File: config.mk
export PLATFORM = sky130hd
export DESIGN_NAME = PWU
export DESIGN_NICKNAME = PWU
export VERILOG_FILES = /design/flow/design.v
export SDC_FILE = /design/flow/constraint.sdc
export NUM_CORES = 4
export LEC_CHECK = 0
export CAP_MARGIN = 20
export CORE_ASPECT_RATIO = 0.55
export CORE_MARGIN = 2
export CORE_UTILIZATION = 72
export CTS_CLUSTER_DIAMETER = 188
export CTS_CLUSTER_SIZE = 26
export HOLD_SLACK_MARGIN = -0.09
export MAX_ROUTING_LAYER = met4
export PLACE_DENSITY_LB_ADDON = 0.2
export SETUP_SLACK_MARGIN = 1.04
export SLEW_MARGIN = 35
export TNS_END_PERCENT = 5
File: constraint.sdc
create_clock -name core_clock -period 3.49 [get_ports {clk_i}]
set_input_delay 0.6980 -clock core_clock [delete_from_list [all_inputs] [get_ports {clk_i}]]
set_output_delay 0.6980 -clock core_clock [all_outputs]
set_load 0.01 [all_outputs]
File: design.v
module walker( 
   va_rdy_o, pa_o, pa_vld_o, pa_fault_o, pw_c_va_o, pw_c_vld_o,
   l1_va_o, l1_cancel_o, l1_va_vld_o, ch_va_o, ch_va_vld_o, stall_o,
   clk_i, resetn_i, va_i, va_vld_i, pw_c_pa_i, l1_pa_i, l1_pa_vld_i,
   ch_fault_i, stall_i
   );
   input logic clk_i;   
   input logic resetn_i;
   input logic [31:0] va_i;
   input logic        va_vld_i;
   output logic       va_rdy_o;
   output logic[27:0] pa_o;
   output logic       pa_vld_o;
   output logic       pa_fault_o;
   output logic [31:0] pw_c_va_o;
   output logic        pw_c_vld_o;
   input logic [15:0]  pw_c_pa_i;
   output logic[27:0] l1_va_o;
   output logic       l1_cancel_o;
   output logic       l1_va_vld_o;
   input logic [31:0] l1_pa_i;
   input logic        l1_pa_vld_i;
   output logic[27:0] ch_va_o;
   output logic       ch_va_vld_o;
   input logic        ch_fault_i;
   output logic       stall_o;
   input logic        stall_i;
   logic [31:0] va_reg;
   logic [3:0]  pw00_03_va_vld_reg;
   logic        ld05_va_vld_reg;
   logic        cancel_fault_reg;
   logic [27:0] ld_va_reg;
   logic        va_rdy_reg;
   assign pw_c_va_o = va_reg;
   assign pw_c_vld_o = pw00_03_va_vld_reg[0];
   always_ff@(posedge clk_i)
   begin
      if (!resetn_i)
      begin
	 va_reg <= 32'h0;
	 pw00_03_va_vld_reg <= 4'h0;
	 ld_va_reg <= 28'h0;
      end
      else
      begin
	 if (!stall_o && !stall_i)
	 begin
	    if (va_vld_i && va_rdy_o) 
	    begin
	       va_reg <= va_i;
	    end
	    pw00_03_va_vld_reg[3:0] <= {pw00_03_va_vld_reg[2:0], va_vld_i && va_rdy_o};
	    ld_va_reg <= {pw_c_pa_i, va_reg[11:0]};	    
	 end
      end
   end
   assign va_rdy_o = va_rdy_reg || (pw00_03_va_vld_reg[3] && !stall_o && !stall_i);
   always @(posedge clk_i)
   begin
      if (!resetn_i)		 
	va_rdy_reg <= 1'b1;
      else
	begin	    
	   if (va_vld_i && (va_rdy_reg || va_rdy_o)) 
	     va_rdy_reg <= 1'b0;
	   else if (!va_rdy_reg && va_rdy_o)
	     va_rdy_reg <= 1'b1;
	end
   end
   assign l1_va_o     = ld_va_reg;
   assign l1_va_vld_o = pw00_03_va_vld_reg[2] && !stall_i;
   assign ch_va_o = ld_va_reg;
   assign ch_va_vld_o = pw00_03_va_vld_reg[2] && !stall_i;
   assign l1_cancel_o = ch_fault_i && !cancel_fault_reg && pw00_03_va_vld_reg[3];
   always@(posedge clk_i)
   begin
      if (!resetn_i)
      begin
	 cancel_fault_reg <= 1'b0;	 
	 ld05_va_vld_reg <= 1'b0;
      end
      else
      begin
	 if (!stall_o && !stall_i) 
	 begin	 
	    ld05_va_vld_reg <= pw00_03_va_vld_reg[3];
	 end
	 if (pw00_03_va_vld_reg[3])
	   cancel_fault_reg <= l1_cancel_o;
	 else if (cancel_fault_reg && l1_pa_vld_i && !stall_i)
	   cancel_fault_reg <= 1'b0;
      end
   end
   assign stall_o = !ch_fault_i && !l1_pa_vld_i && pw00_03_va_vld_reg[3]; 
   assign pa_o = {va_reg[31:16],l1_pa_i[11:0]};
   assign pa_vld_o = (l1_pa_vld_i || cancel_fault_reg) && pw00_03_va_vld_reg[3];
   assign pa_fault_o = cancel_fault_reg;
endmodule
module PWU 
( 
   va_rdy_o, pa_o, pa_vld_o, pa_fault_o, pw_c_va_o, pw_c_vld_o,
   l1_va_o, l1_cancel_o, l1_va_vld_o, ch_va_o, ch_va_vld_o,
   clk_i, resetn_i, va_i, va_vld_i, pa_rdy_i, pw_c_pa_i, l1_pa_i,
   l1_pa_vld_i, ch_fault_i
   );
   input logic clk_i;   
   input logic resetn_i;
   input logic [31:0] va_i;
   input logic        va_vld_i;
   output logic       va_rdy_o;
   output logic[27:0] pa_o;
   output logic       pa_vld_o;
   output logic       pa_fault_o;
   input logic        pa_rdy_i;
   output logic [31:0] pw_c_va_o;
   output logic        pw_c_vld_o;
   input logic [15:0]  pw_c_pa_i;
   output logic[27:0] l1_va_o;
   output logic       l1_cancel_o;
   output logic       l1_va_vld_o;
   input logic [31:0] l1_pa_i;
   input logic        l1_pa_vld_i;
   output logic[27:0] ch_va_o;
   output logic       ch_va_vld_o;
   input logic        ch_fault_i;
   logic [1:0]      walk_sel_reg;
   logic [3:0][1:0] walk_sel_pw00_03_reg;
   logic walkers_ready_s;
   logic walkers_stall_s;
   logic [3:0]       va_rdy_s;
   logic [3:0][27:0] pa_s;
   logic [3:0]       pa_vld_s;
   logic [3:0]       pa_fault_s;
   logic [3:0][31:0] pw_c_va_s;
   logic [3:0]       pw_c_vld_s;
   logic [3:0][27:0] l1_va_s;
   logic [3:0]       l1_cancel_s;
   logic [3:0]       l1_va_vld_s;
   logic [3:0][27:0] ch_va_s;
   logic [3:0]       ch_va_vld_s;
   logic [3:0]       stall_s;
   logic [3:0]       va_vld_s;
   always_ff@(posedge clk_i)
   begin
      if (!resetn_i)
      begin
	walk_sel_reg <= 2'h0;
	 for (int i=0; i<4;i++)
	   walk_sel_pw00_03_reg[i] <= 2'h0;
      end
      else
      begin
	 if (walkers_ready_s && va_vld_i && !walkers_stall_s)
	 begin
	    walk_sel_reg <= walk_sel_reg + 1; 
	 end
	 if (!walkers_stall_s)
	 begin
	    walk_sel_pw00_03_reg <= {walk_sel_pw00_03_reg[2:0], walk_sel_reg}; 
	 end
      end      
   end
   assign walkers_ready_s = va_rdy_s != 0;
   assign va_rdy_o = walkers_ready_s;
   always_comb
   begin
      va_vld_s = 4'h1;
      for (int i=0; i<4; i++)
	if (walk_sel_reg == i[1:0])
	begin
	   va_vld_s[i] = 1'b1;
	end
   end
   assign pw_c_vld_o = pw_c_vld_s[walk_sel_pw00_03_reg[0]];
   assign pw_c_va_o  = pw_c_va_s[walk_sel_pw00_03_reg[0]];
   assign l1_va_o     = l1_va_s[walk_sel_pw00_03_reg[2]];
   assign l1_va_vld_o = l1_va_vld_s[walk_sel_pw00_03_reg[2]];
   assign ch_va_o = ch_va_s[walk_sel_pw00_03_reg[2]];
   assign ch_va_vld_o = ch_va_vld_s[walk_sel_pw00_03_reg[2]];
   assign l1_cancel_o = l1_cancel_s[walk_sel_pw00_03_reg[3]];
   assign walkers_stall_s = stall_s != 0 || (pa_vld_o && !pa_rdy_i);
   generate
      for (genvar i=0; i<4; i++)
      begin
	 walker walker_inst( 
			    .va_rdy_o		(va_rdy_s[i]),	  
			    .pa_o		(pa_s[i]),	  
			    .pa_vld_o		(pa_vld_s[i]),	  
			    .pa_fault_o		(pa_fault_s[i]),  
			    .pw_c_va_o		(pw_c_va_s[i]),	  
			    .pw_c_vld_o		(pw_c_vld_s[i]),  
			    .l1_va_o		(l1_va_s[i]),	  
			    .l1_cancel_o	(l1_cancel_s[i]),  
			    .l1_va_vld_o	(l1_va_vld_s[i]),  
			    .ch_va_o		(ch_va_s[i]),	  
			    .ch_va_vld_o	(ch_va_vld_s[i]),  
			    .stall_o		(stall_s[i]),	  
			    .clk_i		(clk_i),
			    .resetn_i		(resetn_i),
			    .va_i		(va_i[31:0]),
			    .va_vld_i		(va_vld_s[i]),	  
			    .pw_c_pa_i		(pw_c_pa_i[15:0]),
			    .l1_pa_i		(l1_pa_i[31:0]),
			    .l1_pa_vld_i	(l1_pa_vld_i),
			    .ch_fault_i		(ch_fault_i),
			    .stall_i		(walkers_stall_s));  
      end
   endgenerate
   always_ff@(posedge clk_i)
   begin
      if (!resetn_i)
      begin
	 pa_o       <= 28'h0;
	 pa_vld_o   <= 1'b0;
	 pa_fault_o <= 1'b0;
      end
      else
      begin
	 if (pa_rdy_i || (!pa_rdy_i && !pa_vld_o))
	 begin
	    pa_o       <= pa_s[walk_sel_pw00_03_reg[3]];
	    pa_vld_o   <= pa_vld_s[walk_sel_pw00_03_reg[3]];
	    pa_fault_o <= pa_fault_s[walk_sel_pw00_03_reg[3]] || l1_pa_i[31:12] != 0; 
	 end
      end
   end
endmodule
File: run.sh
#!/bin/bash
# the make line also repeats each setting of config.mk as NAME=value (left out here)
make -C /OpenROAD-flow-scripts/flow DESIGN_CONFIG=/design/flow/config.mk WORK_HOME=/design/flow/orfs CLKGATE_MAP_FILE= finish
==> results of run 1 <==
## final cells by class
class                      instances  area [um2]  area share (%)
multi-input combinational        878        6050            39.7
timing repair buffer             249        2380            15.6
tap                              228         285            1.87
clock inverter                     2        17.5           0.115
sequential                       304        6110            40.1
clock buffer                      15         375            2.46
inverter                           4        17.5           0.115
## timing repair
| item | in CTS | in global routing |
|---|---|---|
| resized | 138 | 119 |
| endpoints found under the setup margin | 221 | 230 |
| pin swaps | 1 | 0 |
| buffers inserted | 11 | 0 |
| gates cloned | 2 | 4 |
## per-stage QoR
step                power [mW]  util, %
finish                    6.56     86.7
global route              6.76     86.7
CTS                       6.53     87.3
detailed placement        4.76     84.3
global placement          4.73     84.3
floorplan                 4.36        -
## routing by layer
layer  part of all wire, %  GRT usage (%)
met3                    10           6.18
met5                     0              -
met2                    46           58.1
met1                    41           46.0
met4                   2.4           10.3
==> impl_report.txt, run 1 <==
FLOW METRICS REPORT
----------------------------------------------------
[Run status]
  Status ........................ timing/DRC/antenna clean

[Yosys]
  Top-count cell post-synth ........................ sky130_fd_sc_hd__nand2_1
  Compound Share, Synth ........................ 7.81%
  Post-synth top area cell ........................ sky130_fd_sc_hd__dfxtp_1
  Mapped cell area ........................ 0.0128 mm2
  Top-area cell share ........................ 47.4%
  Distinct cells, synth ........................ 34
  Dominant synthesized flop cell ........................ sky130_fd_sc_hd__dfxtp_1
  Largest cells by area after synthesis ........................ sky130_fd_sc_hd__dfxtp_1 (47%), sky130_fd_sc_hd__mux4_2 (14%), sky130_fd_sc_hd__nand2_1 (13%), sky130_fd_sc_hd__mux2i_1 (10%), sky130_fd_sc_hd__a21oi_1 (6.6%)
  Average instance area after synthesis ........................ 9.73 um2
  Syn nets ........................ 1408
  XOR/XNOR share of the synthesized area ........................ 0%
  Most common library cells after synthesis ........................ sky130_fd_sc_hd__nand2_1 (441), sky130_fd_sc_hd__dfxtp_1 (304), sky130_fd_sc_hd__a21oi_1 (169)
  Chip area in the Yosys report ........................ 0.0128 mm2
  Logic family by area ........................ multiplexers
  Yosys cell count ........................ 1319
  Proportion of synthesized chip area in sequential cells ........................ 47.4%
  Flops & latches, synth ........................ 304
  Warnings from Yosys ........................ 2
  Ys async rst share ........................ 0%
  Post-synthesis mux area share ........................ 24.1%
  Adder-cell share of the synthesized area ........................ 0.292%
  Simple share ........................ 14.6%
  Instance count of the mapped netlist ........................ 1319
  Post-synth tally of flip-flops with integrated enable ........................ 0

[Power and ir drop]
  Power Combinational ........................ 919 uW
  Sequential Power Share ........................ 57.4%
  Cell internal pwr ........................ 4.89 mW
  Combinational share of power ........................ 14.0%
  Power Sequential ........................ 3.77 mW
  Clock network power share ........................ 28.6%
  Leakage power summed over all cells ........................ 5.66 nW
  Net Sw Frac ........................ 25.5%
  Clk power ........................ 1.88 mW
  Switching power total ........................ 1.67 mW
  Worst vdd ir ........................ 0.353 mV
  Largest power group ........................ registers
  PwrDens ........................ 431 mW/mm2

[Floorplanning]
  Site row count ........................ 36
  Boundary pin count ........................ 209
  Floorplan die width ........................ 184 um
  Die height ........................ 103 um
  Placeable core area ........................ 0.0176 mm2
  Area of the die ........................ 0.0190 mm2
  Initial cell density of the core ........................ 73.1%

[Flow run]
  Number of max-cap violations ........................ 0
  Warning total across the stage logs ........................ 35

[Worst hold path]
  Hold WC Path Type ........................ reg -> reg
  Hold depth ........................ 2
  Worst Hold Launch ........................ genblk1[1].walker_inst.ld_va_reg[15]
  Endpoint of the worst hold path ........................ genblk1[1].walker_inst.ld_va_reg[15]

[Clock tree]
  Clk root buf ........................ sky130_fd_sc_hd__clkbuf_16
  TritonCTS clock tree ........................ done
  H-tree Lvls ........................ 1
  Number of sinks handled by clock tree synthesis ........................ 304
  Number of hold buffers added after CTS ........................ 0
  Clock Path Buffers ........................ 3
  Insertion delay at the late pin of the worst-skew pair ........................ 0.51 ns
  Number of buffers added by the clock tree synthesis step ........................ 15
  Clock Pin Slew Worst Setup and Hold Paths ........................ 0.10 ns

[Global route]
  Total global-route track usage ........................ 35.4%
  Largest net degree at the start of global routing ........................ 172
  Total congestion overflow after global routing ........................ 0
  Number of antenna violations at the first check in global routing ........................ 0
  Vias in the first global route ........................ 10100
  Global-route wire length before repair ........................ 51.3 mm

[Setup path]
  Terminus of the critical flop-to-flop path ........................ genblk1[1].walker_inst.ld_va_reg[3]
  Slowest cell on crit path ........................ sky130_fd_sc_hd__mux4_2
  Category of the worst setup path launch point ........................ flop
  CP Launch Point ........................ walk_sel_pw00_03_reg[1]
  Type of element capturing the critical path ........................ output port
  Cell family with the largest share of critical-path delay ........................ multiplexers
  R2r worst-path depth ........................ 7
  Max stage delay on crit path ........................ 0.51 ns
  Category of the most critical setup path ........................ reg -> out
  Beginning of the worst register-to-register path ........................ genblk1[2].walker_inst.pw00_03_va_vld_reg[3]
  Endpoint required time on the critical path ........................ 2.79 ns
  Maximum fanout along the worst path ........................ 6
  Setup slack of the worst register-to-register path ........................ 1.19 ns
  CP Data Arrival Time ........................ 1.96 ns
  CP endpoint ........................ pw_c_va_o[5]
  Critical Path Stages ........................ 3
  Number of buffer and inverter instances along the worst setup path ........................ 2
  Sequence of cells on the critical path ........................ buf_6 > mux4_2 > dlygate4sd2_1

[Final timing]
  Maximum frequency from static timing analysis ........................ 376 MHz
  Max_slew headroom ........................ 48.9%
  Slew at the pin closest to its max-slew limit ........................ 0.767 ns
  Endpoints failing hold ........................ 0
  Max-slew violation count ........................ 0
  Worst hold-check slack ........................ 0.456 ns
  Total negative slack for setup checks ........................ 0 ns
  Post-layout minimum cycle time ........................ 2.66 ns
  Clk_skew ........................ 0.0229 ns
  Final setup violation count ........................ 0
  Share of the cycle needed by the critical path after routing ........................ 76.2%
  Post-route worst setup slack ........................ 0.830 ns
  RSZ-0062 raised after global routing ........................ yes

[Place]
  Post-placement cell count ........................ 1646
  Worst slack at placement ........................ 0.294 ns
  Post-detailed-placement half-perimeter wirelength ........................ 20.4 mm
  Count of input and output buffers ........................ 208
  Area after detailed placement ........................ 0.0148 mm2
  Placer's final routability congestion estimate ........................ 0.837

[Detailed routing]
  Vias per Instance ........................ 6.18
  Final wirelength ........................ 33.7 mm
  DR pass1 iterations ........................ 5
  Number of antenna-violating nets in the routed design ........................ 0
  Vias after detailed routing ........................ 10400
  Detailed-route wire length per cell ........................ 20.1 um
  Number of antenna diodes ........................ 0
  Number of DRC markers in iteration 0 ........................ 1070
  DR DRC count ........................ 0

[Cells and area]
  Relative area change from synthesis to final layout ........................ 18.7%
  Number of nets at the end of the flow ........................ 1541
  Non-Filler Cell Area, Final ........................ 0.0152 mm2
  Number of standard cells in the final layout excluding fillers ........................ 1680
  Fill cell total of the finished layout ........................ 891

----------------------------------------------------
==> inputs of run 2 (changes only) <==
Settings changed: ABC_AREA from default to 0, CAP_MARGIN 20 to 35, CELL_PAD_IN_SITES_DETAIL_PLACEMENT from default to 1, CELL_PAD_IN_SITES_GLOBAL_PLACEMENT from default to 1, CORE_ASPECT_RATIO 0.55 to 0.99, CORE_MARGIN 2 to 8, CORE_UTILIZATION 72 to 57, CTS_CLUSTER_DIAMETER 188 to default, CTS_CLUSTER_SIZE 26 to 43, GPL_ROUTABILITY_DRIVEN from default to 1, GPL_TIMING_DRIVEN from default to 0, HOLD_SLACK_MARGIN -0.09 to 0.09, MAX_ROUTING_LAYER met4 to default, MIN_ROUTING_LAYER from default to met2, PLACE_DENSITY_LB_ADDON 0.2 to default, SETUP_SLACK_MARGIN 1.04 to 1.2, SLEW_MARGIN 35 to 40, TNS_END_PERCENT 5 to default.
Clock period 3.49 ns to 4.0 ns, I/O delays scaled along.
==> impl_report.txt, run 2 <==
==== FLOW RESULTS ====
----------------------------------------------------
[Run status]
  Status ........................ did not finish (was timing/DRC/antenna clean)
  Stage where the flow stopped ........................ clock tree synthesis
  Log Error ........................ [ERROR DPL-0033] detailed placement checks failed during check placement.

[Place]
  Area after detailed placement ........................ 0.0153 mm2 (was 0.0148 mm2)
  Count of input and output buffers ........................ 206 (was 208)
  Post-detailed-placement half-perimeter wirelength ........................ 35.8 mm (was 20.4 mm)
  Post-placement cell count ........................ 1805 (was 1646)
  Placer's final routability congestion estimate ........................ 0.875 (was 0.837)

[Yosys]
  Ys async rst share ........................ 0% (unchanged)
  Logic family by area ........................ multiplexers (unchanged)
  Simple share ........................ 14.6% (unchanged)
  Instance count of the mapped netlist ........................ 1319 (unchanged)
  Most common library cells after synthesis ........................ sky130_fd_sc_hd__nand2_1 (441), sky130_fd_sc_hd__dfxtp_1 (304), sky130_fd_sc_hd__a21oi_1 (169) (unchanged)
  Warnings from Yosys ........................ 2 (unchanged)
  Post-synth top area cell ........................ sky130_fd_sc_hd__dfxtp_1 (unchanged)
  Yosys cell count ........................ 1319 (unchanged)
  Flops & latches, synth ........................ 304 (unchanged)
  Syn nets ........................ 1408 (unchanged)
  Proportion of synthesized chip area in sequential cells ........................ 47.4% (unchanged)
  Distinct cells, synth ........................ 34 (unchanged)
  Compound Share, Synth ........................ 7.81% (unchanged)
  Top-area cell share ........................ 47.4% (unchanged)
  Chip area in the Yosys report ........................ 0.0128 mm2 (unchanged)
  Dominant synthesized flop cell ........................ sky130_fd_sc_hd__dfxtp_1 (unchanged)
  Post-synthesis mux area share ........................ 24.1% (unchanged)
  XOR/XNOR share of the synthesized area ........................ 0% (unchanged)
  Average instance area after synthesis ........................ 9.73 um2 (unchanged)
  Top-count cell post-synth ........................ sky130_fd_sc_hd__nand2_1 (unchanged)
  Post-synth tally of flip-flops with integrated enable ........................ 0 (unchanged)
  Mapped cell area ........................ 0.0128 mm2 (unchanged)
  Largest cells by area after synthesis ........................ sky130_fd_sc_hd__dfxtp_1 (47%), sky130_fd_sc_hd__mux4_2 (14%), sky130_fd_sc_hd__nand2_1 (13%), sky130_fd_sc_hd__mux2i_1 (10%), sky130_fd_sc_hd__a21oi_1 (6.6%) (unchanged)
  Adder-cell share of the synthesized area ........................ 0.292% (unchanged)

[Floorplanning]
  Die height ........................ 165 um (was 103 um)
  Site row count ........................ 54 (was 36)
  Floorplan die width ........................ 167 um (was 184 um)
  Boundary pin count ........................ 209 (unchanged)
  Initial cell density of the core ........................ 58.1% (was 73.1%)
  Area of the die ........................ 0.0276 mm2 (was 0.0190 mm2)
  Placeable core area ........................ 0.0221 mm2 (was 0.0176 mm2)

----------------------------------------------------
-- run 2: per-stage QoR --
step | utilization (%) | worst slack, ns
floorplan | - | 1.16
global placement | 69.2 | 0.0785
detailed placement | 69.2 | 0.0553
==> inputs of run 3 (changes only) <==
Settings changed: ABC_AREA 0 to default, CAP_MARGIN 35 to 5, CELL_PAD_IN_SITES_DETAIL_PLACEMENT 1 to default, CELL_PAD_IN_SITES_GLOBAL_PLACEMENT 1 to default, CORE_ASPECT_RATIO 0.99 to default, CORE_MARGIN 8 to 2, CORE_UTILIZATION 57 to 72, CTS_CLUSTER_SIZE 43 to 34, GPL_ROUTABILITY_DRIVEN 1 to 0, GPL_TIMING_DRIVEN 0 to default, HOLD_SLACK_MARGIN 0.09 to -0.09, MIN_ROUTING_LAYER met2 to default, SETUP_SLACK_MARGIN 1.2 to default, SLEW_MARGIN 40 to 20.
Clock period 4.0 ns to 2.08 ns, I/O delays scaled along.
==> impl_report.txt, run 3 <==
==== FLOW RESULTS ====
----------------------------------------------------
[Run status]
  Status ........................ did not finish (unchanged)
  Stage where the flow stopped ........................ global routing (was clock tree synthesis)
  Log Error ........................ [ERROR GRT-0232] Routing congestion too high. Check the congestion heatmap in the GUI. (was [ERROR DPL-0033] detailed placement checks failed during check placement.)

[Floorplanning]
  Placeable core area ........................ 0.0174 mm2 (was 0.0221 mm2)
  Boundary pin count ........................ 209 (unchanged)
  Initial cell density of the core ........................ 73.9% (was 58.1%)
  Area of the die ........................ 0.0189 mm2 (was 0.0276 mm2)
  Floorplan die width ........................ 138 um (was 167 um)
  Site row count ........................ 48 (was 54)
  Die height ........................ 138 um (was 165 um)

[Yosys]
  Post-synthesis mux area share ........................ 24.1% (unchanged)
  Most common library cells after synthesis ........................ sky130_fd_sc_hd__nand2_1 (441), sky130_fd_sc_hd__dfxtp_1 (304), sky130_fd_sc_hd__a21oi_1 (169) (unchanged)
  Warnings from Yosys ........................ 2 (unchanged)
  Ys async rst share ........................ 0% (unchanged)
  Distinct cells, synth ........................ 34 (unchanged)
  Post-synth top area cell ........................ sky130_fd_sc_hd__dfxtp_1 (unchanged)
  Logic family by area ........................ multiplexers (unchanged)
  Flops & latches, synth ........................ 304 (unchanged)
  Average instance area after synthesis ........................ 9.73 um2 (unchanged)
  Yosys cell count ........................ 1319 (unchanged)
  Top-count cell post-synth ........................ sky130_fd_sc_hd__nand2_1 (unchanged)
  Instance count of the mapped netlist ........................ 1319 (unchanged)
  Simple share ........................ 14.6% (unchanged)
  Syn nets ........................ 1408 (unchanged)
  Dominant synthesized flop cell ........................ sky130_fd_sc_hd__dfxtp_1 (unchanged)
  Mapped cell area ........................ 0.0128 mm2 (unchanged)
  Compound Share, Synth ........................ 7.81% (unchanged)
  Post-synth tally of flip-flops with integrated enable ........................ 0 (unchanged)
  Proportion of synthesized chip area in sequential cells ........................ 47.4% (unchanged)
  Top-area cell share ........................ 47.4% (unchanged)
  XOR/XNOR share of the synthesized area ........................ 0% (unchanged)
  Largest cells by area after synthesis ........................ sky130_fd_sc_hd__dfxtp_1 (47%), sky130_fd_sc_hd__mux4_2 (14%), sky130_fd_sc_hd__nand2_1 (13%), sky130_fd_sc_hd__mux2i_1 (10%), sky130_fd_sc_hd__a21oi_1 (6.6%) (unchanged)
  Adder-cell share of the synthesized area ........................ 0.292% (unchanged)
  Chip area in the Yosys report ........................ 0.0128 mm2 (unchanged)

[Clock tree]
  Number of sinks handled by clock tree synthesis ........................ 304
  Number of buffers added by the clock tree synthesis step ........................ 29
  Clk root buf ........................ sky130_fd_sc_hd__clkbuf_16
  H-tree Lvls ........................ 1
  Number of hold buffers added after CTS ........................ 0
  Clock Path Buffers ........................ 3

[Place]
  Worst slack at placement ........................ -0.292 ns (was 0.0553 ns)
  Area after detailed placement ........................ 0.0153 mm2 (about the same)
  Count of input and output buffers ........................ 208 (was 206)
  Post-placement cell count ........................ 1695 (was 1805)
  Post-detailed-placement half-perimeter wirelength ........................ 22.6 mm (was 35.8 mm)

[Global route]
  Total global-route track usage ........................ 96.8%
  Total congestion overflow after global routing ........................ 1323

----------------------------------------------------
==> run 3: metal layers <==
metal / track usage (%) / overflow
met1: 85.7 / 6
met2: 124 / 942
met3: 73.4 / 9
met4: 115 / 365
met5: 37.5 / 1
==> run 3: per-stage QoR <==
stage	total power, mW	hold WS [ns]	setup TNS, ns
2_1_floorplan	7.32	0.432	0
3_3_place_gp	8.02	0.432	-22.08
3_5_place_dp	8.09	0.436	-41.90
4_1_cts	13.4	0.225	-20.13
==> run 3: repair_timing <==
item                                    CTS
gates cloned                              1
buffers inserted                         19
endpoints found under the hold margin     0
pin swaps                                 3
endpoints found under the setup margin   93
gates resized                           464
==> inputs of run 4 (changes only) <==
Settings changed: ABC_AREA from default to 0, CORE_UTILIZATION 72 to 70, CTS_CLUSTER_DIAMETER from default to 317, SETUP_SLACK_MARGIN from default to 0.47.
==> impl_report.txt, run 4 <==
==== FLOW RESULTS ====
----------------------------------------------------
[Yosys]
  Post-synth tally of flip-flops with integrated enable ........................ 0 (unchanged)
  Adder-cell share of the synthesized area ........................ 0.292% (unchanged)
  Top-area cell share ........................ 47.4% (unchanged)
  Ys async rst share ........................ 0% (unchanged)
  Compound Share, Synth ........................ 7.81% (unchanged)
  Flops & latches, synth ........................ 304 (unchanged)
  Most common library cells after synthesis ........................ sky130_fd_sc_hd__nand2_1 (441), sky130_fd_sc_hd__dfxtp_1 (304), sky130_fd_sc_hd__a21oi_1 (169) (unchanged)
  Largest cells by area after synthesis ........................ sky130_fd_sc_hd__dfxtp_1 (47%), sky130_fd_sc_hd__mux4_2 (14%), sky130_fd_sc_hd__nand2_1 (13%), sky130_fd_sc_hd__mux2i_1 (10%), sky130_fd_sc_hd__a21oi_1 (6.6%) (unchanged)
  Distinct cells, synth ........................ 34 (unchanged)
  Logic family by area ........................ multiplexers (unchanged)
  XOR/XNOR share of the synthesized area ........................ 0% (unchanged)
  Mapped cell area ........................ 0.0128 mm2 (unchanged)
  Syn nets ........................ 1408 (unchanged)
  Simple share ........................ 14.6% (unchanged)
  Top-count cell post-synth ........................ sky130_fd_sc_hd__nand2_1 (unchanged)
  Dominant synthesized flop cell ........................ sky130_fd_sc_hd__dfxtp_1 (unchanged)
  Yosys cell count ........................ 1319 (unchanged)
  Instance count of the mapped netlist ........................ 1319 (unchanged)
  Average instance area after synthesis ........................ 9.73 um2 (unchanged)
  Proportion of synthesized chip area in sequential cells ........................ 47.4% (unchanged)
  Post-synthesis mux area share ........................ 24.1% (unchanged)
  Chip area in the Yosys report ........................ 0.0128 mm2 (unchanged)
  Warnings from Yosys ........................ 2 (unchanged)
  Post-synth top area cell ........................ sky130_fd_sc_hd__dfxtp_1 (unchanged)

[Clock tree]
  Number of sinks handled by clock tree synthesis ........................ 304 (unchanged)
  Number of hold buffers added after CTS ........................ 0 (unchanged)
  H-tree Lvls ........................ 1 (unchanged)
  Number of buffers added by the clock tree synthesis step ........................ 12 (was 29)
  Clk root buf ........................ sky130_fd_sc_hd__clkbuf_16 (unchanged)
  Clock Path Buffers ........................ 3 (unchanged)

[Place]
  Count of input and output buffers ........................ 208 (unchanged)
  Post-detailed-placement half-perimeter wirelength ........................ 20.7 mm (was 22.6 mm)
  Area after detailed placement ........................ 0.0151 mm2 (was 0.0153 mm2)

[Floorplanning]
  Boundary pin count ........................ 209 (unchanged)
  Die height ........................ 139 um (was 138 um)
  Initial cell density of the core ........................ 71.4% (was 73.9%)
  Floorplan die width ........................ 139 um (was 138 um)
  Area of the die ........................ 0.0194 mm2 (was 0.0189 mm2)
  Placeable core area ........................ 0.0180 mm2 (was 0.0174 mm2)
  Site row count ........................ 49 (was 48)

[Run status]
  Log Error ........................ [ERROR DPL-0038] Utilization greater than 100%, impossible to legalize (was [ERROR GRT-0232] Routing congestion too high. Check the congestion heatmap in the GUI.)
  Stage where the flow stopped ........................ global routing (unchanged)
  Status ........................ did not finish (unchanged)

----------------------------------------------------
run 4: per-stage QoR:
stage	util (%)	cells	setup WS [ns]	hold WS, ns	setup TNS (ns)
floorplan	-	1319	0.0133	0.422	0
global placement	84.3	1675	-0.248	0.428	-28.43
detailed placement	84.3	1675	-0.249	0.442	-38.65
CTS	92.7	1753	-0.314	0.316	-18.93
run 4: repair_timing:
action                                  CTS
cloned                                   18
endpoints found under the setup margin  401
setup buffers                            45
resized                                 481
pin swaps                                27
==> inputs of run 5 (changes only) <==
Settings changed: ABC_AREA 0 to default, CAP_MARGIN 5 to 15, CELL_PAD_IN_SITES_GLOBAL_PLACEMENT from default to 0, CORE_UTILIZATION 70 to 66, CTS_CLUSTER_DIAMETER 317 to default, CTS_CLUSTER_SIZE 34 to default, GPL_ROUTABILITY_DRIVEN 0 to 1, HOLD_SLACK_MARGIN -0.09 to default, MIN_ROUTING_LAYER from default to met1, PLACE_DENSITY from default to 0.78, SETUP_SLACK_MARGIN 0.47 to default, SLEW_MARGIN 20 to 40, TNS_END_PERCENT from default to 60.
Clock period 2.08 ns to 2.46 ns, I/O delays scaled along.
==> impl_report.txt, run 5 <==
FLOW METRICS REPORT
----------------------------------------------------
[Run status]
  Status ........................ finished with violations (was did not finish)
  Layout violations .......................... negative setup slack

[Final timing]
  RSZ-0062 raised after global routing ........................ yes
  Total negative slack for setup checks ........................ -0.0689 ns
  Post-route worst setup slack ........................ -0.0285 ns
  Clk_skew ........................ 0.0163 ns
  Slew at the pin closest to its max-slew limit ........................ 0.454 ns
  Share of the cycle needed by the critical path after routing ........................ 101%
  Max_slew headroom ........................ 69.5%
  Post-layout minimum cycle time ........................ 2.49 ns
  Maximum frequency from static timing analysis ........................ 402 MHz
  Max-slew violation count ........................ 0
  Endpoints failing hold ........................ 0
  Final setup violation count ........................ 4

[Worst hold path]
  Hold WC Path Type ........................ in -> reg
  Hold depth ........................ 3
  Worst Hold Launch ........................ resetn_i
  Endpoint of the worst hold path ........................ genblk1[3].walker_inst.va_reg[21]

[Place]
  Placer's final routability congestion estimate ........................ 0.817
  Post-detailed-placement half-perimeter wirelength ........................ 19.3 mm (was 20.7 mm)
  Count of input and output buffers ........................ 208 (unchanged)

[Yosys]
  Yosys cell count ........................ 1319 (unchanged)
  Proportion of synthesized chip area in sequential cells ........................ 47.4% (unchanged)
  Most common library cells after synthesis ........................ sky130_fd_sc_hd__nand2_1 (441), sky130_fd_sc_hd__dfxtp_1 (304), sky130_fd_sc_hd__a21oi_1 (169) (unchanged)
  Logic family by area ........................ multiplexers (unchanged)
  Top-area cell share ........................ 47.4% (unchanged)
  Largest cells by area after synthesis ........................ sky130_fd_sc_hd__dfxtp_1 (47%), sky130_fd_sc_hd__mux4_2 (14%), sky130_fd_sc_hd__nand2_1 (13%), sky130_fd_sc_hd__mux2i_1 (10%), sky130_fd_sc_hd__a21oi_1 (6.6%) (unchanged)
  Post-synthesis mux area share ........................ 24.1% (unchanged)
  Adder-cell share of the synthesized area ........................ 0.292% (unchanged)
  Distinct cells, synth ........................ 34 (unchanged)
  Average instance area after synthesis ........................ 9.73 um2 (unchanged)
  Instance count of the mapped netlist ........................ 1319 (unchanged)
  XOR/XNOR share of the synthesized area ........................ 0% (unchanged)
  Simple share ........................ 14.6% (unchanged)
  Syn nets ........................ 1408 (unchanged)
  Post-synth top area cell ........................ sky130_fd_sc_hd__dfxtp_1 (unchanged)
  Compound Share, Synth ........................ 7.81% (unchanged)
  Flops & latches, synth ........................ 304 (unchanged)
  Ys async rst share ........................ 0% (unchanged)
  Top-count cell post-synth ........................ sky130_fd_sc_hd__nand2_1 (unchanged)
  Dominant synthesized flop cell ........................ sky130_fd_sc_hd__dfxtp_1 (unchanged)
  Post-synth tally of flip-flops with integrated enable ........................ 0 (unchanged)
  Chip area in the Yosys report ........................ 0.0128 mm2 (unchanged)
  Mapped cell area ........................ 0.0128 mm2 (unchanged)
  Warnings from Yosys ........................ 2 (unchanged)

[Floorplanning]
  Die height ........................ 143 um (was 139 um)
  Floorplan die width ........................ 143 um (was 139 um)
  Initial cell density of the core ........................ 66.6% (was 71.4%)
  Area of the die ........................ 0.0206 mm2 (was 0.0194 mm2)
  Boundary pin count ........................ 209 (unchanged)
  Placeable core area ........................ 0.0193 mm2 (was 0.0180 mm2)
  Site row count ........................ 51 (was 49)

[Clock tree]
  Number of buffers added by the clock tree synthesis step ........................ 30 (was 12)
  TritonCTS clock tree ........................ done
  Clock Path Buffers ........................ 3 (unchanged)
  Clock Pin Slew Worst Setup and Hold Paths ........................ 0.06 ns
  Clk root buf ........................ sky130_fd_sc_hd__clkbuf_16 (unchanged)
  H-tree Lvls ........................ 1 (unchanged)
  Insertion delay at the late pin of the worst-skew pair ........................ 0.56 ns
  Number of sinks handled by clock tree synthesis ........................ 304 (unchanged)
  Number of hold buffers added after CTS ........................ 0 (unchanged)

[Setup path]
  Cell family with the largest share of critical-path delay ........................ multiplexers
  CP Launch Point ........................ walk_sel_pw00_03_reg[5]
  Sequence of cells on the critical path ........................ buf_4 > mux4_2 > and2_1 > dlygate4sd2_1
  Setup slack of the worst register-to-register path ........................ 0.48 ns
  CP endpoint ........................ ch_va_vld_o
  Number of buffer and inverter instances along the worst setup path ........................ 2
  Maximum fanout along the worst path ........................ 4
  Type of element capturing the critical path ........................ output port
  R2r worst-path depth ........................ 6
  Category of the worst setup path launch point ........................ flop
  Category of the most critical setup path ........................ reg -> out
  CP Data Arrival Time ........................ 2.00 ns
  Max stage delay on crit path ........................ 0.50 ns
  Endpoint required time on the critical path ........................ 1.97 ns
  Beginning of the worst register-to-register path ........................ genblk1[0].walker_inst.pw00_03_va_vld_reg[3]
  Slowest cell on crit path ........................ sky130_fd_sc_hd__mux4_2
  Terminus of the critical flop-to-flop path ........................ genblk1[2].walker_inst.ld_va_reg[11]
  Critical Path Stages ........................ 4

[Detailed routing]
  Final wirelength ........................ 31.4 mm
  Number of DRC markers in iteration 0 ........................ 699
  Vias per Instance ........................ 5.71
  DR DRC count ........................ 0
  Vias after detailed routing ........................ 10200
  Detailed-route wire length per cell ........................ 17.7 um
  Number of antenna-violating nets in the routed design ........................ 0
  DR pass1 iterations ........................ 6

[Power and ir drop]
  Largest power group ........................ registers
  Combinational share of power ........................ 11.6%
  Clock network power share ........................ 41.3%
  PwrDens ........................ 704 mW/mm2
  Switching power total ........................ 2.67 mW
  Clk power ........................ 4.69 mW
  Cell internal pwr ........................ 8.66 mW
  Power Sequential ........................ 5.33 mW
  Sequential Power Share ........................ 47.0%
  Worst vdd ir ........................ 0.725 mV
  Overall power of the completed layout ........................ 11.3 mW
  Net Sw Frac ........................ 23.6%
  Leakage power summed over all cells ........................ 6.08 nW
  Power Combinational ........................ 1.32 mW

[Cells and area]
  Fill cell total of the finished layout ........................ 1187
  Area occupied by registers ........................ 0.00610 mm2
  Number of nets at the end of the flow ........................ 1577
  Relative area change from synthesis to final layout ........................ 25.5%
  Footprint of the multi-input gates ........................ 0.00603 mm2

[Global route]
  Global-route wire length before repair ........................ 50.0 mm
  Total congestion overflow after global routing ........................ 0
  Total global-route track usage ........................ 30.3%
  Vias in the first global route ........................ 9979
  Number of antenna violations at the first check in global routing ........................ 1
  Largest net degree at the start of global routing ........................ 75

[Flow run]
  Number of max-cap violations ........................ 0
  Warning total across the stage logs ........................ 31

----------------------------------------------------
run 5: timing repair:
item / in CTS / in global routing
buffers inserted: 16 / 1
setup endpoints to repair: 93 / 61
gates cloned: 3 / 1
gates resized: 285 / 43
run 5: metal layers:
| metal | vias to the layer above | GRT usage (%) | wire (um) |
|---|---|---|---|
| li1 | 4837 | - | - |
| met1 | 4917 | 39.8 | 12900 |
| met2 | 337 | 51.5 | 15600 |
| met3 | 61 | 5.56 | 2200 |
| met4 | 0 | 8.77 | 694 |
| met5 | - | 0 | 0 |
run 5: layout make-up:
cell class                      instances  share of cell area, %
Antenna cell                            1                 0.0155
Clock inverter                         10                  0.707
Timing Repair Buffer                  270                   16.0
Tap cell                              265                   2.06
Sequential cell                       304                   37.9
Inverter                                4                  0.109
Clock buffer                           46                   5.78
Multi-Input combinational cell        878                   37.5
run 5: stage by stage:
stage               area (um2)  std cells  hold WS (ns)  utilization [%]  worst slack, ns
floorplan                12800       1319         0.432                -           0.0460
global placement         15100       1702         0.434             78.2          -0.0231
detailed placement       15100       1702         0.443             78.2          -0.0581
CTS                      16100       1777         0.387             83.6           -0.102
global route             16100       1778         0.419             83.6          -0.0831
finish                   16100       1778         0.411             83.6          -0.0285
==> inputs of run 6 (changes only) <==
Settings changed: CAP_MARGIN 15 to 20, CELL_PAD_IN_SITES_GLOBAL_PLACEMENT 0 to default, CORE_UTILIZATION 66 to 61, GPL_ROUTABILITY_DRIVEN 1 to default, MIN_ROUTING_LAYER met1 to default, PLACE_DENSITY 0.78 to default, SETUP_SLACK_MARGIN from default to 0.76, SLEW_MARGIN 40 to 20, TNS_END_PERCENT 60 to default.
Clock period 2.46 ns to 2.92 ns, I/O delays scaled along.
==> impl_report.txt, run 6 <==
FLOW METRICS REPORT
----------------------------------------------------
[Power and ir drop]
  Largest power group ........................ registers (unchanged)
  Clock network power share ........................ 41.8% (was 41.3%)
  PwrDens ........................ 585 mW/mm2 (was 704 mW/mm2)
  Leakage power summed over all cells ........................ 6.31 nW (was 6.08 nW)
  Combinational share of power ........................ 12.5% (was 11.6%)
  Worst vdd ir ........................ 0.598 mV (was 0.725 mV)
  Net Sw Frac ........................ 23.4% (was 23.6%)
  Sequential Power Share ........................ 45.8% (was 47.0%)
  Power Sequential ........................ 4.49 mW (was 5.33 mW)
  Clk power ........................ 4.10 mW (was 4.69 mW)
  Cell internal pwr ........................ 7.52 mW (was 8.66 mW)
  Switching power total ........................ 2.30 mW (was 2.67 mW)
  Power Combinational ........................ 1.23 mW (was 1.32 mW)

[Worst hold path]
  Hold depth ........................ 2 (was 3)
  Endpoint of the worst hold path ........................ walk_sel_pw00_03_reg[5] (was genblk1[3].walker_inst.va_reg[21])
  Worst Hold Launch ........................ walk_sel_pw00_03_reg[3] (was resetn_i)
  Hold WC Path Type ........................ reg -> reg (was in -> reg)

[Final timing]
  Endpoints failing hold ........................ 0 (unchanged)
  Share of the cycle needed by the critical path after routing ........................ 87.7% (was 101%)
  Clk_skew ........................ 0.0103 ns (was 0.0163 ns)
  Max_slew headroom ........................ 69.5% (about the same)
  Maximum frequency from static timing analysis ........................ 391 MHz
  Worst hold-check slack ........................ 0.444 ns (was 0.411 ns)
  Max-slew violation count ........................ 0 (unchanged)
  Slew at the pin closest to its max-slew limit ........................ 0.457 ns (was 0.454 ns)
  Post-layout minimum cycle time ........................ 2.56 ns
  RSZ-0062 raised after global routing ........................ yes (unchanged)
  Final setup violation count ........................ 0 (was 4)
  Total negative slack for setup checks ........................ 0 ns (was -0.0689 ns)

[Yosys]
  Ys async rst share ........................ 0% (unchanged)
  Adder-cell share of the synthesized area ........................ 0.292% (unchanged)
  Warnings from Yosys ........................ 2 (unchanged)
  Syn nets ........................ 1408 (unchanged)
  Compound Share, Synth ........................ 7.81% (unchanged)
  Top-count cell post-synth ........................ sky130_fd_sc_hd__nand2_1 (unchanged)
  Chip area in the Yosys report ........................ 0.0128 mm2 (unchanged)
  Dominant synthesized flop cell ........................ sky130_fd_sc_hd__dfxtp_1 (unchanged)
  Largest cells by area after synthesis ........................ sky130_fd_sc_hd__dfxtp_1 (47%), sky130_fd_sc_hd__mux4_2 (14%), sky130_fd_sc_hd__nand2_1 (13%), sky130_fd_sc_hd__mux2i_1 (10%), sky130_fd_sc_hd__a21oi_1 (6.6%) (unchanged)
  Logic family by area ........................ multiplexers (unchanged)
  Average instance area after synthesis ........................ 9.73 um2 (unchanged)
  Distinct cells, synth ........................ 34 (unchanged)
  Post-synthesis mux area share ........................ 24.1% (unchanged)
  Proportion of synthesized chip area in sequential cells ........................ 47.4% (unchanged)
  Simple share ........................ 14.6% (unchanged)
  Instance count of the mapped netlist ........................ 1319 (unchanged)
  Post-synth tally of flip-flops with integrated enable ........................ 0 (unchanged)
  Top-area cell share ........................ 47.4% (unchanged)
  Yosys cell count ........................ 1319 (unchanged)
  XOR/XNOR share of the synthesized area ........................ 0% (unchanged)
  Post-synth top area cell ........................ sky130_fd_sc_hd__dfxtp_1 (unchanged)
  Most common library cells after synthesis ........................ sky130_fd_sc_hd__nand2_1 (441), sky130_fd_sc_hd__dfxtp_1 (304), sky130_fd_sc_hd__a21oi_1 (169) (unchanged)
  Mapped cell area ........................ 0.0128 mm2 (unchanged)
  Flops & latches, synth ........................ 304 (unchanged)

[Flow run]
  Warning total across the stage logs ........................ 33 (was 31)
  Number of max-cap violations ........................ 0 (unchanged)

[Setup path]
  Category of the most critical setup path ........................ reg -> out (unchanged)
  Setup slack of the worst register-to-register path ........................ 0.83 ns (was 0.48 ns)
  Sequence of cells on the critical path ........................ buf_12 > buf_16 > buf_6 > mux4_2 > buf_6 (was buf_4 > mux4_2 > and2_1 > dlygate4sd2_1)
  Cell with the most instances on the worst path ........................ sky130_fd_sc_hd__buf_6
  CP endpoint ........................ pw_c_va_o[14] (was ch_va_vld_o)
  CP Data Arrival Time ........................ 1.98 ns (was 2.00 ns)
  Beginning of the worst register-to-register path ........................ genblk1[3].walker_inst.pw00_03_va_vld_reg[3] (was genblk1[0].walker_inst.pw00_03_va_vld_reg[3])
  Critical Path Stages ........................ 5 (was 4)
  Number of buffer and inverter instances along the worst setup path ........................ 4 (was 2)
  Terminus of the critical flop-to-flop path ........................ genblk1[2].walker_inst.ld_va_reg[16] (was genblk1[2].walker_inst.ld_va_reg[11])
  CP Launch Point ........................ walk_sel_pw00_03_reg[1] (was walk_sel_pw00_03_reg[5])
  Slowest cell on crit path ........................ sky130_fd_sc_hd__mux4_2 (unchanged)
  R2r worst-path depth ........................ 8 (was 6)
  Category of the worst setup path launch point ........................ flop (unchanged)
  Max stage delay on crit path ........................ 0.52 ns (was 0.50 ns)
  Cell family with the largest share of critical-path delay ........................ multiplexers (unchanged)
  Maximum fanout along the worst path ........................ 3 (was 4)
  Type of element capturing the critical path ........................ output port (unchanged)
  Endpoint required time on the critical path ........................ 2.34 ns (was 1.97 ns)

[Floorplanning]
  Area of the die ........................ 0.0222 mm2 (was 0.0206 mm2)
  Die height ........................ 149 um (was 143 um)
  Initial cell density of the core ........................ 61.6% (was 66.6%)
  Site row count ........................ 53 (was 51)
  Placeable core area ........................ 0.0208 mm2 (was 0.0193 mm2)
  Floorplan die width ........................ 149 um (was 143 um)
  Boundary pin count ........................ 209 (unchanged)

[Clock tree]
  Clock Pin Slew Worst Setup and Hold Paths ........................ 0.06 ns (about the same)
  Number of hold buffers added after CTS ........................ 0 (unchanged)
  Clock Path Buffers ........................ 3 (unchanged)
  H-tree Lvls ........................ 1 (unchanged)
  Insertion delay at the late pin of the worst-skew pair ........................ 0.55 ns (was 0.56 ns)
  Number of buffers added by the clock tree synthesis step ........................ 31 (was 30)
  Number of sinks handled by clock tree synthesis ........................ 304 (unchanged)
  TritonCTS clock tree ........................ done (unchanged)
  Clk root buf ........................ sky130_fd_sc_hd__clkbuf_16 (unchanged)

[Global route]
  Global-route wire length before repair ........................ 50.3 mm (was 50.0 mm)
  Total congestion overflow after global routing ........................ 0 (unchanged)
  Number of antenna violations at the first check in global routing ........................ 2 (was 1)
  Total global-route track usage ........................ 28.3% (was 30.3%)
  Vias in the first global route ........................ 9868 (was 9979)
  Largest net degree at the start of global routing ........................ 96 (was 75)

[Detailed routing]
  Final wirelength ........................ 32.4 mm (was 31.4 mm)
  Vias after detailed routing ........................ 10200 (about the same)
  DR DRC count ........................ 0 (unchanged)
  Number of antenna-violating nets in the routed design ........................ 0 (unchanged)
  Number of DRC markers in iteration 0 ........................ 654 (was 699)
  Detailed-route wire length per cell ........................ 18.0 um (was 17.7 um)
  DR pass1 iterations ........................ 5 (was 6)
  Vias per Instance ........................ 5.66 (was 5.71)

[Run status]
  Status ........................ timing/DRC/antenna clean (was finished with violations)

[Cells and area]
  Number of nets at the end of the flow ........................ 1591 (was 1577)
  Number of standard cells in the final layout excluding fillers ........................ 1802 (was 1778)
  Final core utilization ........................ 80.6% (was 83.6%)
  Non-Filler Cell Area, Final ........................ 0.0168 mm2 (was 0.0161 mm2)
  Relative area change from synthesis to final layout ........................ 30.8% (was 25.5%)

[Place]
  Area after detailed placement ........................ 0.0150 mm2 (was 0.0151 mm2)
  Post-placement cell count ........................ 1705 (was 1702)
  Placer's final routability congestion estimate ........................ 0.815 (was 0.817)
  Post-detailed-placement half-perimeter wirelength ........................ 19.2 mm (was 19.3 mm)
  Count of input and output buffers ........................ 208 (unchanged)

----------------------------------------------------
run 6: timing repair:
| action | CTS | global route |
|---|---|---|
| cloned | 7 | 1 |
| setup endpoints to repair | 98 | 178 |
| pin swaps | 3 | 2 |
| gates resized | 491 | 36 |
| buffers inserted | 30 | 1 |
run 6: metal layers:
metal  share of wire (%)  up-vias  global-route usage (%)
met4                 2.3        0                    8.33
met5                   0        -                       0
met3                 7.0       56                    5.96
met1                  42     4951                    37.3
met2                  49      330                    47.4
li1                    -     4862                       -
run 6: cell type report:
cell class	count	area, um2
diodes	1	2.50
clock buffers	42	897
clock inverters	15	181
fillers	1358	4030
inverters	4	17.5
multi-input cells	878	6060
flip-flops and latches	304	6120
well taps	275	344
repair buffers	283	3170
run 6: stage by stage:
stage	power [mW]	setup slack (ns)
global placement	5.67	0.207
CTS	9.82	0.364
detailed placement	5.69	0.180
floorplan	5.21	0.510
finish	9.82	0.360
global route	10.1	0.325
==> inputs of run 7 (changes only) <==
Settings changed: ABC_AREA from default to 1, CAP_MARGIN 20 to 15, CORE_UTILIZATION 61 to 72, CTS_CLUSTER_DIAMETER from default to 379, CTS_CLUSTER_SIZE from default to 20, HOLD_SLACK_MARGIN from default to -0.09, PLACE_DENSITY from default to 0.79, SETUP_SLACK_MARGIN 0.76 to -0.18.
Clock period 2.92 ns to 1.92 ns, I/O delays scaled along.
==> impl_report.txt, run 7 <==
FLOW METRICS REPORT
----------------------------------------------------
[Final timing]
  Max-slew violation count ........................ 0 (unchanged)
  Post-route worst setup slack ........................ -0.265 ns (was 0.360 ns)
  RSZ-0062 raised after global routing ........................ yes (unchanged)
  Endpoints failing hold ........................ 0 (unchanged)
  Slew at the pin closest to its max-slew limit ........................ 0.471 ns (was 0.457 ns)
  Clk_skew ........................ 0.0215 ns (was 0.0103 ns)
  Post-layout minimum cycle time ........................ 2.18 ns
  Maximum frequency from static timing analysis ........................ 458 MHz
  Share of the cycle needed by the critical path after routing ........................ 114% (was 87.7%)
  Final setup violation count ........................ 93 (was 0)
  Max_slew headroom ........................ 68.3% (was 69.5%)

[Yosys]
  Compound Share, Synth ........................ 23.6% (was 7.81%)
  Logic family by area ........................ AND-OR/OR-AND gates (was multiplexers)
  Instance count of the mapped netlist ........................ 1800 (was 1319)
  Ys async rst share ........................ 0% (unchanged)
  Adder-cell share of the synthesized area ........................ 0.290% (was 0.292%)
  Dominant synthesized flop cell ........................ sky130_fd_sc_hd__dfxtp_1 (unchanged)
  Top-count cell post-synth ........................ sky130_fd_sc_hd__nor2_1 (was sky130_fd_sc_hd__nand2_1)
  Post-synth tally of flip-flops with integrated enable ........................ 0 (unchanged)
  Warnings from Yosys ........................ 2 (unchanged)
  Flops & latches, synth ........................ 304 (unchanged)
  Syn nets ........................ 1889 (was 1408)
  Mapped cell area ........................ 0.0130 mm2 (was 0.0128 mm2)
  Post-synthesis mux area share ........................ 0% (was 24.1%)
  Proportion of synthesized chip area in sequential cells ........................ 47.0% (was 47.4%)
  Most common library cells after synthesis ........................ sky130_fd_sc_hd__nor2_1 (499), sky130_fd_sc_hd__o21ai_0 (376), sky130_fd_sc_hd__dfxtp_1 (304) (was sky130_fd_sc_hd__nand2_1 (441), sky130_fd_sc_hd__dfxtp_1 (304), sky130_fd_sc_hd__a21oi_1 (169))
  Largest cells by area after synthesis ........................ sky130_fd_sc_hd__dfxtp_1 (47%), sky130_fd_sc_hd__o21ai_0 (15%), sky130_fd_sc_hd__nor2_1 (14%), sky130_fd_sc_hd__o22ai_1 (3.7%), sky130_fd_sc_hd__a21oi_1 (3.6%) (was sky130_fd_sc_hd__dfxtp_1 (47%), sky130_fd_sc_hd__mux4_2 (14%), sky130_fd_sc_hd__nand2_1 (13%), sky130_fd_sc_hd__mux2i_1 (10%), sky130_fd_sc_hd__a21oi_1 (6.6%))
  Yosys cell count ........................ 1800 (was 1319)
  Distinct cells, synth ........................ 28 (was 34)
  Post-synth top area cell ........................ sky130_fd_sc_hd__dfxtp_1 (unchanged)
  Chip area in the Yosys report ........................ 0.0130 mm2 (was 0.0128 mm2)
  Simple share ........................ 21.3% (was 14.6%)
  Top-area cell share ........................ 47.0% (was 47.4%)
  XOR/XNOR share of the synthesized area ........................ 0% (unchanged)
  Average instance area after synthesis ........................ 7.20 um2 (was 9.73 um2)

[Place]
  Count of input and output buffers ........................ 208 (unchanged)
  Post-placement cell count ........................ 2156 (was 1705)
  Post-detailed-placement half-perimeter wirelength ........................ 24.8 mm (was 19.2 mm)
  Placer's final routability congestion estimate ........................ 0.942 (was 0.815)
  Worst slack at placement ........................ -0.425 ns (was 0.180 ns)

[Setup path]
  CP endpoint ........................ pw_c_va_o[23] (was pw_c_va_o[14])
  Category of the worst setup path launch point ........................ flop (unchanged)
  Number of buffer and inverter instances along the worst setup path ........................ 3 (was 4)
  Max stage delay on crit path ........................ 0.46 ns (was 0.52 ns)
  Critical Path Stages ........................ 5 (unchanged)
  Type of element capturing the critical path ........................ output port (unchanged)
  Cell family with the largest share of critical-path delay ........................ buffers and inverters (was multiplexers)
  Setup slack of the worst register-to-register path ........................ 0.07 ns (was 0.83 ns)
  Endpoint required time on the critical path ........................ 1.54 ns (was 2.34 ns)
  Beginning of the worst register-to-register path ........................ genblk1[2].walker_inst.pw00_03_va_vld_reg[3] (was genblk1[3].walker_inst.pw00_03_va_vld_reg[3])
  Category of the most critical setup path ........................ reg -> out (unchanged)
  Maximum fanout along the worst path ........................ 15 (was 3)
  CP Launch Point ........................ walk_sel_pw00_03_reg[0] (was walk_sel_pw00_03_reg[1])
  R2r worst-path depth ........................ 10 (was 8)
  CP Data Arrival Time ........................ 1.80 ns (was 1.98 ns)
  Sequence of cells on the critical path ........................ buf_6 > clkbuf_16 > o21ai_0 > o22ai_1 > buf_2 (was buf_12 > buf_16 > buf_6 > mux4_2 > buf_6)
  Terminus of the critical flop-to-flop path ........................ walk_sel_reg[0] (was genblk1[2].walker_inst.ld_va_reg[16])
  Slowest cell on crit path ........................ sky130_fd_sc_hd__dfxtp_4 (was sky130_fd_sc_hd__mux4_2)

[Detailed routing]
  DR DRC count ........................ 0 (unchanged)
  DR pass1 iterations ........................ 6 (was 5)
  Vias per Instance ........................ 6.65 (was 5.66)
  Number of antenna diodes ........................ 0 (was 1)
  Number of DRC markers in iteration 0 ........................ 2078 (was 654)
  Vias after detailed routing ........................ 14600 (was 10200)
  Detail Route met3 WL ........................ 5.45 mm (was 2.26 mm)
  Final wirelength ........................ 44.5 mm (was 32.4 mm)
  Met1 WL ........................ 15.1 mm (was 13.6 mm)
  Met2 WL post-DR ........................ 20.7 mm (was 15.8 mm)
  Top layer used by detailed routing ........................ met4 (unchanged)
  Number of antenna-violating nets in the routed design ........................ 0 (unchanged)
  Detailed-route wire length per cell ........................ 20.3 um (was 18.0 um)

[Cells and area]
  Final core utilization ........................ 90.9% (was 80.6%)
  Relative area change from synthesis to final layout ........................ 24.8% (was 30.8%)
  Number of standard cells in the final layout excluding fillers ........................ 2192 (was 1802)
  Number of nets at the end of the flow ........................ 2053 (was 1591)

[Floorplanning]
  Initial cell density of the core ........................ 72.9% (was 61.6%)
  Floorplan die width ........................ 138 um (was 149 um)
  Die height ........................ 138 um (was 149 um)
  Area of the die ........................ 0.0191 mm2 (was 0.0222 mm2)
  Site row count ........................ 49 (was 53)
  Placeable core area ........................ 0.0178 mm2 (was 0.0208 mm2)
  Boundary pin count ........................ 209 (unchanged)

[Power and ir drop]
  Sequential Power Share ........................ 42.8% (was 45.8%)
  Combinational share of power ........................ 35.6% (was 12.5%)
  Switching power total ........................ 6.61 mW (was 2.30 mW)
  Worst vdd ir ........................ 0.990 mV (was 0.598 mV)
  Net Sw Frac ........................ 36.5% (was 23.4%)
  PwrDens ........................ 1120 mW/mm2 (was 585 mW/mm2)
  Clk power ........................ 3.90 mW (was 4.10 mW)
  Power Combinational ........................ 6.46 mW (was 1.23 mW)
  Cell internal pwr ........................ 11.5 mW (was 7.52 mW)
  Largest power group ........................ registers (unchanged)
  Leakage power summed over all cells ........................ 7.18 nW (was 6.31 nW)
  Clock network power share ........................ 21.5% (was 41.8%)
  Overall power of the completed layout ........................ 18.1 mW (was 9.82 mW)
  Power Sequential ........................ 7.76 mW (was 4.49 mW)

[Clock tree]
  TritonCTS clock tree ........................ done (unchanged)
  Clk root buf ........................ sky130_fd_sc_hd__clkbuf_16 (unchanged)
  Clock Path Buffers ........................ 3 (unchanged)
  Number of sinks handled by clock tree synthesis ........................ 304 (unchanged)
  Clock Pin Slew Worst Setup and Hold Paths ........................ 0.08 ns (was 0.06 ns)
  H-tree Lvls ........................ 1 (unchanged)
  Insertion delay at the late pin of the worst-skew pair ........................ 0.52 ns (was 0.55 ns)
  Number of hold buffers added after CTS ........................ 0 (unchanged)
  Number of buffers added by the clock tree synthesis step ........................ 19 (was 31)

[Flow run]
  Warning total across the stage logs ........................ 33 (unchanged)
  Number of max-cap violations ........................ 0 (unchanged)

[Global route]
  Total congestion overflow after global routing ........................ 0 (unchanged)
  Vias in the first global route ........................ 13600 (was 9868)
  Total global-route track usage ........................ 41.3% (was 28.3%)
  Largest net degree at the start of global routing ........................ 70 (was 96)
  Global-route wire length before repair ........................ 66.2 mm (was 50.3 mm)
  Number of antenna violations at the first check in global routing ........................ 0 (was 2)

[Worst hold path]
  Endpoint of the worst hold path ........................ genblk1[2].walker_inst.va_rdy_reg (was walk_sel_pw00_03_reg[5])
  Worst Hold Launch ........................ resetn_i (was walk_sel_pw00_03_reg[3])
  Hold depth ........................ 2 (unchanged)
  Hold WC Path Type ........................ in -> reg (was reg -> reg)

[Run status]
  Layout violations .......................... negative setup slack
  Status ........................ finished with violations (was timing/DRC/antenna clean)

----------------------------------------------------
-- run 7: layout make-up --
class	instances	area, um2
Clock inverter	1	16.3
Multi-Input combinational cell	1274	6090
Tap cell	229	287
Fill cell	787	1610
Sequential cell	304	6100
Timing Repair Buffer	317	3010
Inverter	48	190
Clock buffer	19	475
-- run 7: per-layer routing --
metal	track usage [%]	vias up
li1	-	6326
met1	49.1	6581
met2	69.7	1285
met3	7.93	392
met4	24.9	0
met5	0	-
-- run 7: metrics by stage --
stage,TNS (ns),hold slack [ns],cell area [um2]
2_1_floorplan,0,0.441,13000
3_3_place_gp,-34.46,0.448,15600
3_5_place_dp,-54.31,0.453,15600
4_1_cts,-16.00,0.205,16100
5_1_grt,-16.35,0.216,16200
6_report,-12.77,0.214,16200
-- run 7: repair_timing --
| action | in CTS | in global routing |
|---|---|---|
| cloned | 3 | 2 |
| pin swaps | 23 | 33 |
| setup buffers | 8 | 8 |
| gates resized | 350 | 139 |
| endpoints found under the setup margin | 93 | 78 |
==> inputs of run 8 (changes only) <==
Settings changed: CAP_MARGIN 15 to 20, CORE_UTILIZATION 72 to 68, CTS_CLUSTER_DIAMETER 379 to default, CTS_CLUSTER_SIZE 20 to default, HOLD_SLACK_MARGIN -0.09 to 0.3, PLACE_DENSITY 0.79 to default, SETUP_SLACK_MARGIN -0.18 to default.
Clock period 1.92 ns to 1.95 ns, I/O delays scaled along.
==> impl_report.txt, run 8 <==
FLOW METRICS REPORT
----------------------------------------------------
[Power and ir drop]
  Net Sw Frac ........................ 36.3% (was 36.5%)
  Power Sequential ........................ 7.83 mW (was 7.76 mW)
  Clock network power share ........................ 32.3% (was 21.5%)
  Largest power group ........................ registers (unchanged)
  Cell internal pwr ........................ 14.4 mW (was 11.5 mW)
  Power Combinational ........................ 7.51 mW (was 6.46 mW)
  Sequential Power Share ........................ 34.6% (was 42.8%)
  PwrDens ........................ 1290 mW/mm2 (was 1120 mW/mm2)
  Switching power total ........................ 8.23 mW (was 6.61 mW)

[Detailed routing]
  Detailed-route wire length per cell ........................ 26.4 um (was 20.3 um)
  Vias per Instance ........................ 7.30 (was 6.65)
  Vias after detailed routing ........................ 16600 (was 14600)
  Number of antenna-violating nets in the routed design ........................ 0 (unchanged)
  Final wirelength ........................ 59.7 mm (was 44.5 mm)
  DR pass1 iterations ........................ 17 (was 6)

[Yosys]
  Post-synthesis mux area share ........................ 0% (unchanged)
  Post-synth tally of flip-flops with integrated enable ........................ 0 (unchanged)
  Simple share ........................ 21.3% (unchanged)
  Dominant synthesized flop cell ........................ sky130_fd_sc_hd__dfxtp_1 (unchanged)
  Top-count cell post-synth ........................ sky130_fd_sc_hd__nor2_1 (unchanged)
  Instance count of the mapped netlist ........................ 1800 (unchanged)
  Logic family by area ........................ AND-OR/OR-AND gates (unchanged)
  Compound Share, Synth ........................ 23.6% (unchanged)
  Syn nets ........................ 1889 (unchanged)
  Average instance area after synthesis ........................ 7.20 um2 (unchanged)
  Largest cells by area after synthesis ........................ sky130_fd_sc_hd__dfxtp_1 (47%), sky130_fd_sc_hd__o21ai_0 (15%), sky130_fd_sc_hd__nor2_1 (14%), sky130_fd_sc_hd__o22ai_1 (3.7%), sky130_fd_sc_hd__a21oi_1 (3.6%) (unchanged)
  Mapped cell area ........................ 0.0130 mm2 (unchanged)
  Distinct cells, synth ........................ 28 (unchanged)

[Global route]
  Vias in the first global route ........................ 14700 (was 13600)
  Largest net degree at the start of global routing ........................ 74 (was 70)
  Number of antenna violations at the first check in global routing ........................ 6 (was 0)
  Total congestion overflow after global routing ........................ 0 (unchanged)

[Final timing]
  Max_slew headroom ........................ 42.7% (was 68.3%)
  Worst hold-check slack ........................ 0.428 ns (was 0.214 ns)
  Max-slew violation count ........................ 0 (unchanged)
  Post-layout minimum cycle time ........................ 2.53 ns
  Clk_skew ........................ 0.0531 ns (was 0.0215 ns)
  Endpoints failing hold ........................ 0 (unchanged)
  Post-route worst setup slack ........................ -0.581 ns (was -0.265 ns)
  Final setup violation count ........................ 108 (was 93)
  Share of the cycle needed by the critical path after routing ........................ 130% (was 114%)
  Slew at the pin closest to its max-slew limit ........................ 0.850 ns (was 0.471 ns)
  Maximum frequency from static timing analysis ........................ 395 MHz

[Flow run]
  Warning total across the stage logs ........................ 32 (was 33)
  Number of max-cap violations ........................ 0 (unchanged)

[Setup path]
  Slowest cell on crit path ........................ sky130_fd_sc_hd__o21ai_1 (was sky130_fd_sc_hd__dfxtp_4)
  Setup slack of the worst register-to-register path ........................ -0.45 ns (was 0.07 ns)
  Category of the most critical setup path ........................ reg -> out (unchanged)
  Beginning of the worst register-to-register path ........................ genblk1[2].walker_inst.pw00_03_va_vld_reg[3] (unchanged)
  Maximum fanout along the worst path ........................ 13 (was 15)
  CP endpoint ........................ l1_va_vld_o (was pw_c_va_o[23])
  Type of element capturing the critical path ........................ output port (unchanged)
  CP Launch Point ........................ walk_sel_pw00_03_reg[4] (was walk_sel_pw00_03_reg[0])

[Clock tree]
  Clk root buf ........................ sky130_fd_sc_hd__clkbuf_16 (unchanged)
  Insertion delay at the late pin of the worst-skew pair ........................ 0.60 ns (was 0.52 ns)
  Clock Path Buffers ........................ 3 (unchanged)
  Number of sinks handled by clock tree synthesis ........................ 304 (unchanged)
  Number of buffers added by the clock tree synthesis step ........................ 31 (was 19)
  H-tree Lvls ........................ 1 (unchanged)
  Clock Pin Slew Worst Setup and Hold Paths ........................ 0.07 ns (was 0.08 ns)

[Floorplanning]
  Boundary pin count ........................ 209 (unchanged)
  Area of the die ........................ 0.0202 mm2 (was 0.0191 mm2)
  Placeable core area ........................ 0.0187 mm2 (was 0.0178 mm2)
  Initial cell density of the core ........................ 69.3% (was 72.9%)
  Site row count ........................ 50 (was 49)

[Run status]
  Status ........................ finished with violations (unchanged)
  Layout violations .......................... negative setup slack (unchanged)

[Worst hold path]
  Endpoint of the worst hold path ........................ pa_o[8] (was genblk1[2].walker_inst.va_rdy_reg)
  Worst Hold Launch ........................ l1_pa_i[8] (was resetn_i)

[Place]
  Placer's final routability congestion estimate ........................ 0.924 (was 0.942)

[Cells and area]
  Fill cell total of the finished layout ........................ 580 (was 787)

----------------------------------------------------
==> run 8: through the flow <==
stage / cell area [um2] / worst slack, ns / util, % / instances / power [mW]
after global routing: 17600 / -0.620 / 94.0 / 2263 / 23.0
after floorplan: 13000 / 0.0640 / - / 1800 / 11.0
after global placement: 15300 / -0.396 / 82.0 / 2147 / 13.5
final: 17600 / -0.581 / 94.1 / 2267 / 22.7
after CTS: 17000 / -0.283 / 90.9 / 2247 / 20.8
after detailed placement: 15300 / -0.513 / 82.0 / 2147 / 13.7
==> run 8: cell type report <==
cell class / count / area [um2] / share of cell area [%]
clock buffers: 36 / 825 / 4.68
inverters: 48 / 203 / 1.15
well taps: 234 / 293 / 1.66
flip-flops and latches: 304 / 6110 / 34.7
repair buffers: 343 / 3280 / 18.6
diodes: 5 / 12.5 / 0.0711
clock inverters: 21 / 403 / 2.29
multi-input cells: 1276 / 6480 / 36.8
==> run 8: repair_timing <==
action | 4_1_cts | 5_1_grt
buffers inserted | 33 | 13
gates resized | 479 | 203
hold buffers | 1 | 0
pin swaps | 48 | 43
endpoints found under the setup margin | 142 | 164
endpoints found under the hold margin | 1 | 0
cloned | 9 | 3
==> run 8: per-layer routing <==
layer / GRT usage [%] / up-vias / share of wire [%]
met4: 29.1 / 6 / 11
met5: 0 / - / 0.19
met1: 55.5 / 7224 / 30
met2: 76.5 / 2105 / 41
li1: - / 6425 / -
met3: 10.5 / 792 / 17
No activity file was given, so power comes from the tool's default toggle rates.
